## calc_logic
module calc_logic(
   input clk,
   input rst,
   input [4:0] keycode,
   input newkey,
   output [15:0] Xdisplay,
   output LED_NEG_digit,
   output LED_OVW
   );
   localparam[4:0] KEY_CE = 5'b01100,
                   KEY_CA = 5'b00100,
                   KEY_MULTI = 5'b01001,
                   KEY_SUB = 5'b01010,
                   KEY_ADD = 5'b01011,
                   KEY_SQR = 5'b00001,
                   KEY_CH_SIGN = 5'b00010,
                   KEY_EQUALS = 5'b00011;
   reg signed [17:0] X, nextX, Y, nextY, ANS;
   reg [1:0] OP, nextOP;
   wire ADD = (OP == KEY_ADD [1:0]);
   wire SUB = (OP == KEY_SUB [1:0]);
   wire MULTI = (OP == KEY_MULTI [1:0]);        
   wire OP_T2 = (newkey && (keycode[4:2] == 3'b010) );
   wire CA = (newkey && (keycode == KEY_CA) );             
   wire CE = (newkey && (keycode == KEY_CE) );
   wire digit = (newkey && (keycode[4] == 1'b1) );
   wire EQUALS = (newkey && (keycode == KEY_EQUALS) );
   wire SQR = (newkey && (keycode == KEY_SQR) );
   wire CH_SIGN = (newkey && (keycode == KEY_CH_SIGN) );
   wire [6:0] CONTROL = {CE, CA, OP_T2, digit, EQUALS, SQR, CH_SIGN};  
   wire signed [17:0] ANS_ADD, ANS_MULTI, ANS_SUB, ANS_SQR, ANS_CH_SIGN;
   assign ANS_ADD = X+Y;
   assign ANS_SUB = Y-X;
   assign ANS_MULTI = X*Y;
   assign ANS_SQR = X*X;
   assign ANS_CH_SIGN = X*-1;  
   assign LED_OVW = X[16]; 
   assign Xdisplay = X[15:0];
   assign LED_NEG_digit = X[17];  
   always @ (ADD, MULTI, SUB, ANS_ADD, ANS_MULTI, ANS_SUB, X)
       case({ADD, SUB, MULTI})
           3'b100: ANS = ANS_ADD;
           3'b010: ANS = ANS_SUB;
           3'b001: ANS = ANS_MULTI;
           default: ANS = X;
       endcase   
   always @ (CONTROL, X, keycode, ANS, ANS_SQR, ANS_CH_SIGN)
       casez(CONTROL)
           7'b1000000: nextX = 18'b0;
           7'b?1?????: nextX = 18'b0;
           7'b0010000: nextX = 18'b0;
           7'b0001000: nextX = {X[12:0], keycode[3:0]};  
           7'b0000100: nextX = ANS;
           7'b0000010: nextX = ANS_SQR;
           7'b0000001: nextX = ANS_CH_SIGN;
           default: nextX = X;
       endcase
   always @ (posedge clk or posedge rst)
   begin
       if(rst) X <= 18'b0;
       else X <= nextX;
   end
   always @ (OP_T2, CA, Y, X)
       case({OP_T2, CA})
           2'b00: nextY = Y;
  ...
Settings: LEC_CHECK=0, ABC_AREA=0, CAP_MARGIN=20, CELL_PAD_IN_SITES_DETAIL_PLACEMENT=0, CORE_ASPECT_RATIO=1.21, CORE_MARGIN=2, CORE_UTILIZATION=72, CTS_CLUSTER_DIAMETER=378, CTS_CLUSTER_SIZE=33, MIN_ROUTING_LAYER=met1, PLACE_DENSITY_LB_ADDON=0.01, SETUP_SLACK_MARGIN=-0.41, SLEW_MARGIN=20, TNS_END_PERCENT=70; clock period 5.1 ns.
run.sh (not shown) runs the stock make flow with config.mk's settings and CLKGATE_MAP_FILE=.
The first run finished but fails on negative setup slack.
Change:
Settings changed: CORE_UTILIZATION 72 to 70, CTS_CLUSTER_DIAMETER 378 to unset, PLACE_DENSITY set to 0.66, PLACE_DENSITY_LB_ADDON 0.01 to unset, SETUP_SLACK_MARGIN -0.41 to 0.89.
Clock period 5.1 ns to 5.98 ns, I/O delays scaled along.
With this change the flow finished with timing, DRC and antenna clean.
First-iteration DRC count came out lower by 15%.
Worst setup slack improved by 960 ps.
Total power fell by 19%.
Cell count is lower by 6.2%.


The RTL this note starts from:
==> flow/design.v <==
 `timescale 1ns / 1ps
module calc_logic(
   input clk,
   input rst,
   input [4:0] keycode,
   input newkey,
   output [15:0] Xdisplay,
   output LED_NEG_digit,
   output LED_OVW
   );
   localparam[4:0] KEY_CE = 5'b01100,
                   KEY_CA = 5'b00100,
                   KEY_MULTI = 5'b01001,
                   KEY_SUB = 5'b01010,
                   KEY_ADD = 5'b01011,
                   KEY_SQR = 5'b00001,
                   KEY_CH_SIGN = 5'b00010,
                   KEY_EQUALS = 5'b00011;
   reg signed [17:0] X, nextX, Y, nextY, ANS;
   reg [1:0] OP, nextOP;
   wire ADD = (OP == KEY_ADD [1:0]);
   wire SUB = (OP == KEY_SUB [1:0]);
   wire MULTI = (OP == KEY_MULTI [1:0]);        
   wire OP_T2 = (newkey && (keycode[4:2] == 3'b010) );
   wire CA = (newkey && (keycode == KEY_CA) );             
   wire CE = (newkey && (keycode == KEY_CE) );
   wire digit = (newkey && (keycode[4] == 1'b1) );
   wire EQUALS = (newkey && (keycode == KEY_EQUALS) );
   wire SQR = (newkey && (keycode == KEY_SQR) );
   wire CH_SIGN = (newkey && (keycode == KEY_CH_SIGN) );
   wire [6:0] CONTROL = {CE, CA, OP_T2, digit, EQUALS, SQR, CH_SIGN};  
   wire signed [17:0] ANS_ADD, ANS_MULTI, ANS_SUB, ANS_SQR, ANS_CH_SIGN;
   assign ANS_ADD = X+Y;
   assign ANS_SUB = Y-X;
   assign ANS_MULTI = X*Y;
   assign ANS_SQR = X*X;
   assign ANS_CH_SIGN = X*-1;  
   assign LED_OVW = X[16]; 
   assign Xdisplay = X[15:0];
   assign LED_NEG_digit = X[17];  
   always @ (ADD, MULTI, SUB, ANS_ADD, ANS_MULTI, ANS_SUB, X)
       case({ADD, SUB, MULTI})
           3'b100: ANS = ANS_ADD;
           3'b010: ANS = ANS_SUB;
           3'b001: ANS = ANS_MULTI;
           default: ANS = X;
       endcase   
   always @ (CONTROL, X, keycode, ANS, ANS_SQR, ANS_CH_SIGN)
       casez(CONTROL)
           7'b1000000: nextX = 18'b0;
           7'b?1?????: nextX = 18'b0;
           7'b0010000: nextX = 18'b0;
           7'b0001000: nextX = {X[12:0], keycode[3:0]};  
           7'b0000100: nextX = ANS;
           7'b0000010: nextX = ANS_SQR;
           7'b0000001: nextX = ANS_CH_SIGN;
           default: nextX = X;
       endcase
   always @ (posedge clk or posedge rst)
   begin
       if(rst) X <= 18'b0;
       else X <= nextX;
   end
   always @ (OP_T2, CA, Y, X)
       case({OP_T2, CA})
           2'b00: nextY = Y;
           2'b10: nextY = X;
           default: nextY = 18'b0;
       endcase
   always @ (posedge clk or posedge rst)
     begin
         if(rst) Y <= 18'b0;
         else Y <= nextY;
     end
   always @ (OP_T2, CA, keycode, OP)
       case({OP_T2, CA})
           2'b00: nextOP = OP;
           2'b10: nextOP = keycode[1:0];
           default: nextOP = 2'b0;
       endcase
   always @ (posedge clk or posedge rst)
     begin
         if(rst) OP <= 2'b0;
         else OP <= nextOP;
     end
   endmodule
Settings: LEC_CHECK=0, ABC_AREA=1, CAP_MARGIN=20, CORE_ASPECT_RATIO=1.47, CORE_MARGIN=2, CORE_UTILIZATION=72, CTS_CLUSTER_DIAMETER=364, CTS_CLUSTER_SIZE=95, PLACE_DENSITY=0.41, SETUP_SLACK_MARGIN=1.19, SLEW_MARGIN=20; clock period 5.79 ns.
The starting point finished with negative setup slack left.
Edit:
==> flow/config.mk (replaced) <==
export PLATFORM = sky130hd
export DESIGN_NAME = calc_logic
export DESIGN_NICKNAME = calc_logic
export VERILOG_FILES = /design/flow/design.v
export SDC_FILE = /design/flow/constraint.sdc
export NUM_CORES = 4
export LEC_CHECK = 0
export CAP_MARGIN = 20
export CORE_MARGIN = 2
export CORE_UTILIZATION = 72
export CTS_CLUSTER_SIZE = 72
export PLACE_DENSITY_LB_ADDON = 0.0
export SETUP_SLACK_MARGIN = 0.4
export SLEW_MARGIN = 20
==> flow/constraint.sdc (replaced) <==
create_clock -name core_clock -period 5.59 [get_ports {clk}]
set_input_delay 1.1180 -clock core_clock [delete_from_list [all_inputs] [get_ports {clk}]]
set_output_delay 1.1180 -clock core_clock [all_outputs]
set_load 0.01 [all_outputs]
The changed run completed and failed the layout checks on negative setup slack. Critical path depth decreases by 2. Maximum frequency rose by 6.9%. Setup slack gains 210 ps.


== run a ==
// calc_logic: RTL as listed in full above, without the edits since
export LEC_CHECK = 0
export ABC_AREA = 0
export CAP_MARGIN = 20
export CELL_PAD_IN_SITES_DETAIL_PLACEMENT = 0
export CORE_ASPECT_RATIO = 1.17
export CORE_MARGIN = 2
export CORE_UTILIZATION = 56
export CTS_CLUSTER_SIZE = 44
export MIN_ROUTING_LAYER = met1
export PLACE_DENSITY = 0.66
export SETUP_SLACK_MARGIN = 0.43
export SLEW_MARGIN = 20
export TNS_END_PERCENT = 70
create_clock -name core_clock -period 2.54 [get_ports {clk}]
Status run a: flow complete, layout not clean - setup timing
--- input diff run a..run b ---
# run a
export LEC_CHECK = 0
export ABC_AREA = 0
export CAP_MARGIN = 20
export CELL_PAD_IN_SITES_DETAIL_PLACEMENT = 0
export CORE_ASPECT_RATIO = 1.17
export CORE_MARGIN = 2
export CORE_UTILIZATION = 56
export CTS_CLUSTER_SIZE = 44
export MIN_ROUTING_LAYER = met1
export PLACE_DENSITY = 0.66
export SETUP_SLACK_MARGIN = 0.43
export SLEW_MARGIN = 20
export TNS_END_PERCENT = 70
create_clock -name core_clock -period 2.54 [get_ports {clk}]
# run b
export LEC_CHECK = 0
export CAP_MARGIN = 20
export CORE_MARGIN = 2
export CORE_UTILIZATION = 40
export SLEW_MARGIN = 20
create_clock -name core_clock -period 6.6 [get_ports {clk}]
- Across run a and run b, a clean result was obtained everywhere but in run a.
- STATUS run=run a STAGES=ALL_DONE FINAL_CHECKS=FAILED CAUSE=setup timing
- Global placement routability congestion came out lower on run b than on run a.
- Relative to run a, count of clock-buffer cells in the layout has decreased by 1 in run b.
- Clock group share of total power up 7.9 points in run b wrt run a
- Changes observed in run b relative to run a: reg-to-reg setup timing slack has increased, met3 layer wire length in the routed design shrank by 21%, overall power consumption went down about 70%.
- [run b] routed wire length fell about 9% relative to run a
- Run b: via count 12% below run a
- Of run b and run a, the run reporting the higher worst path arrival time was run b.
- Relative to run a, the count of buffers not belonging to the clock network in the layout measured on run b has decreased by more than half.


== run 1 ==
// calc_logic: RTL as listed in full above, without the edits since
Settings: LEC_CHECK=0, CAP_MARGIN=20, CORE_MARGIN=2, CORE_UTILIZATION=70, CTS_CLUSTER_SIZE=37, SLEW_MARGIN=20; clock period 5.59 ns.
Completing all stages was not enough for run 1: its layout failed the final checks because of negative setup slack.
The inputs of run 2 differ from those of run 1 as listed below.
diff --git a/flow/config.mk b/flow/config.mk
--- a/flow/config.mk
+++ b/flow/config.mk
@@ -8,5 +8,6 @@
 export CAP_MARGIN = 20
 export CORE_MARGIN = 2
-export CORE_UTILIZATION = 70
-export CTS_CLUSTER_SIZE = 37
+export CORE_UTILIZATION = 58
+export SETUP_SLACK_MARGIN = 1.28
 export SLEW_MARGIN = 20
+export TNS_END_PERCENT = 5
==> flow/constraint.sdc <==
create_clock -name core_clock -period 6.53 [get_ports {clk}]
set_input_delay 1.3060 -clock core_clock [delete_from_list [all_inputs] [get_ports {clk}]]
set_output_delay 1.3060 -clock core_clock [all_outputs]
set_load 0.01 [all_outputs]
Notes after the runs:
Of run 1 and run 2, just one finished clean: run 2. The flow for run 1 finished, though final verification flagged negative setup slack. Total power: run 2 vs run 1 down about 16%. For the worst-margin pin slew, run 2 came in 55 ps lower than run 1 did. Run 2 vs run 1: via count down by a few percent. In the flow results for run 2 and run 1, the logic gate share of total power is smaller on run 2. Between run 1 and run 2, the logic area does not differ in any meaningful way. For top achievable clock speed, run 1 and run 2 come out practically identical. On core footprint: between run 2 and run 1, it ends up lower for run 1. For via count of the first global-routing pass, dividing the value from run 1 by the value from run 2 gives 1.07. Of run 2 and run 1, the run reporting the higher sequential share of layout area was run 2. Core utilization: run 2 lower than run 1. Looking only at non-clock buffer count, and setting everything else aside, the higher value of run 2 and run 1 goes to run 1.
[inputs] run 3 vs run 2
diff --git a/flow/config.mk b/flow/config.mk
--- a/flow/config.mk
+++ b/flow/config.mk
@@ -7,7 +7,6 @@
 export LEC_CHECK = 0
 export CAP_MARGIN = 20
+export CORE_ASPECT_RATIO = 0.55
 export CORE_MARGIN = 2
-export CORE_UTILIZATION = 58
-export SETUP_SLACK_MARGIN = 1.28
+export CORE_UTILIZATION = 72
 export SLEW_MARGIN = 20
-export TNS_END_PERCENT = 5
==> flow/constraint.sdc <==
create_clock -name core_clock -period 8.0 [get_ports {clk}]
set_input_delay 1.6000 -clock core_clock [delete_from_list [all_inputs] [get_ports {clk}]]
set_output_delay 1.6000 -clock core_clock [all_outputs]
set_load 0.01 [all_outputs]
- Result: PASS for each of run 2 and run 3
- Relative to run 2, number of antenna violations at the first check in global routing has gone up in run 3.
- Run 2 has a higher ratio of final minimum period to clock period than run 3.
- Looking only at routing usage on met3, and setting everything else aside, the higher value of run 2 and run 3 goes to run 3.
- Going from run 2 to run 3, final-layout worst hold slack shrinks by 13 ps.
- Diff run 2 -> run 3: post-route worst setup slack went up by 770 ps; design area moved down.
- Total iterations of the first detailed-routing run for run 3: 1 down relative to run 2
- Compared with run 2, run 3 shows a wire length per cell after detailed routing that is 1.7% higher.
- Compared with run 2, run 3 shows a critical path depth that is 1 higher.
- Fmax in run 3 vs run 2: down 11%
> inputs changed (run 3 -> run 4)
==> flow/config.mk <==
export PLATFORM = sky130hd
export DESIGN_NAME = calc_logic
export DESIGN_NICKNAME = calc_logic
export VERILOG_FILES = /design/flow/design.v
export SDC_FILE = /design/flow/constraint.sdc
export NUM_CORES = 4
export LEC_CHECK = 0
export ABC_AREA = 1
export CAP_MARGIN = 20
export CELL_PAD_IN_SITES_GLOBAL_PLACEMENT = 2
export CORE_ASPECT_RATIO = 1.25
export CORE_MARGIN = 5
export CORE_UTILIZATION = 40
export CTS_CLUSTER_DIAMETER = 359
export CTS_CLUSTER_SIZE = 61
export GPL_ROUTABILITY_DRIVEN = 0
export SLEW_MARGIN = 40
Results
Peak supply drop shrinks by more than a quarter when moving from run 3 to run 4. Against run 3, run 4 comes in 0.61 points lower on sequential share of layout area. Compared with run 3, run 4 has extra setup slack. Combinational fraction of design power was higher in the run labelled run 4. Total power of the final layout, run 3 and run 4: higher on run 4. Re average via count per standard cell: run 3 was higher than run 4. The maximum frequency of run 4 was superior to that of run 3. Of run 3 and run 4, run 3 shows the lower final instance area, with run 4 above it. Going from run 3 to run 4, number of cells on the worst hold path up 1, combinational share of cell area down 7.6 points.


RTL: the design.v shown in full above, as it stands there.
clock: 6.43 ns
lec_check: 0
abc_area: 1
cap_margin: 20
core_margin: 2
core_utilization: 72
cts_cluster_size: 95
place_density: 0.41
setup_slack_margin: 1.56
slew_margin: 20
The first run produced a clean layout.
Edit:
- ABC_AREA: 1 -> default
- CORE_UTILIZATION: 72 -> 40
- CTS_CLUSTER_SIZE: 95 -> default
- PLACE_DENSITY: 0.41 -> default
- SETUP_SLACK_MARGIN: 1.56 -> default
- clock period: 6.43 -> 8.0 ns (I/O delays scaled with it)
Via count falls by 31%.
Wire length came out lower by about 28%.
Design area went down by 13%.
Clock-buffer cell count stays the same.
Final cell count is lower by 20%.
Edit:
- ABC_AREA: default -> 1
- CORE_MARGIN: 2 -> 5
- CTS_CLUSTER_DIAMETER: default -> 359
- CTS_CLUSTER_SIZE: default -> 61
- SLEW_MARGIN: 20 -> 35
Critical path depth climbs by 7.
Setup slack gets better by 150 ps.
First-iteration DRC count climbs by 21%.
Edit:
- CELL_PAD_IN_SITES_DETAIL_PLACEMENT: default -> 2
- CELL_PAD_IN_SITES_GLOBAL_PLACEMENT: default -> 2
- CORE_ASPECT_RATIO: default -> 1.25
- GPL_ROUTABILITY_DRIVEN: default -> 0
- PLACE_DENSITY: default -> 0.47
- SLEW_MARGIN: 35 -> 40
After rerunning:
- fmax drops by 1.1%
- worst setup slack loses 71 ps
- combinational power climbs by about 5%
- wire length came out higher by 26%
- total power goes up by 6.9%
- clock power grows by 15%
- global-route usage increases by 6.1 points
Edit:
- ABC_AREA: 1 -> default
- CELL_PAD_IN_SITES_DETAIL_PLACEMENT: 2 -> default
- CELL_PAD_IN_SITES_GLOBAL_PLACEMENT: 2 -> default
- CORE_ASPECT_RATIO: 1.25 -> default
- CORE_MARGIN: 5 -> 2
- CORE_UTILIZATION: 40 -> 50
- CTS_CLUSTER_DIAMETER: 359 -> 385
- CTS_CLUSTER_SIZE: 61 -> 92
- GPL_ROUTABILITY_DRIVEN: 0 -> default
- PLACE_DENSITY: 0.47 -> 0.35
- SETUP_SLACK_MARGIN: default -> -0.77
- SLEW_MARGIN: 40 -> 20
Outcome: The changed run went through all stages and came out clean; clock-buffer cell count drops by 2; power drops by 18%; critical path depth drops by 8.
Edit:
- ABC_AREA: default -> 1
- CELL_PAD_IN_SITES_GLOBAL_PLACEMENT: default -> 1
- CORE_ASPECT_RATIO: default -> 0.55
- CORE_MARGIN: 2 -> 4
- CORE_UTILIZATION: 50 -> 28
- CTS_CLUSTER_DIAMETER: 385 -> 264
- CTS_CLUSTER_SIZE: 92 -> default
- GPL_ROUTABILITY_DRIVEN: default -> 0
- HOLD_SLACK_MARGIN: default -> -0.04
- PLACE_DENSITY: 0.35 -> default
- SETUP_SLACK_MARGIN: -0.77 -> 2.19
- TNS_END_PERCENT: default -> 55
After rerunning: Design area climbs by 17%; combinational power rose by about 60%; wire length rises by 47%; worst hold slack is better by 25 ps.
Power figures rest on the tool's default switching activity, not on a simulated workload.
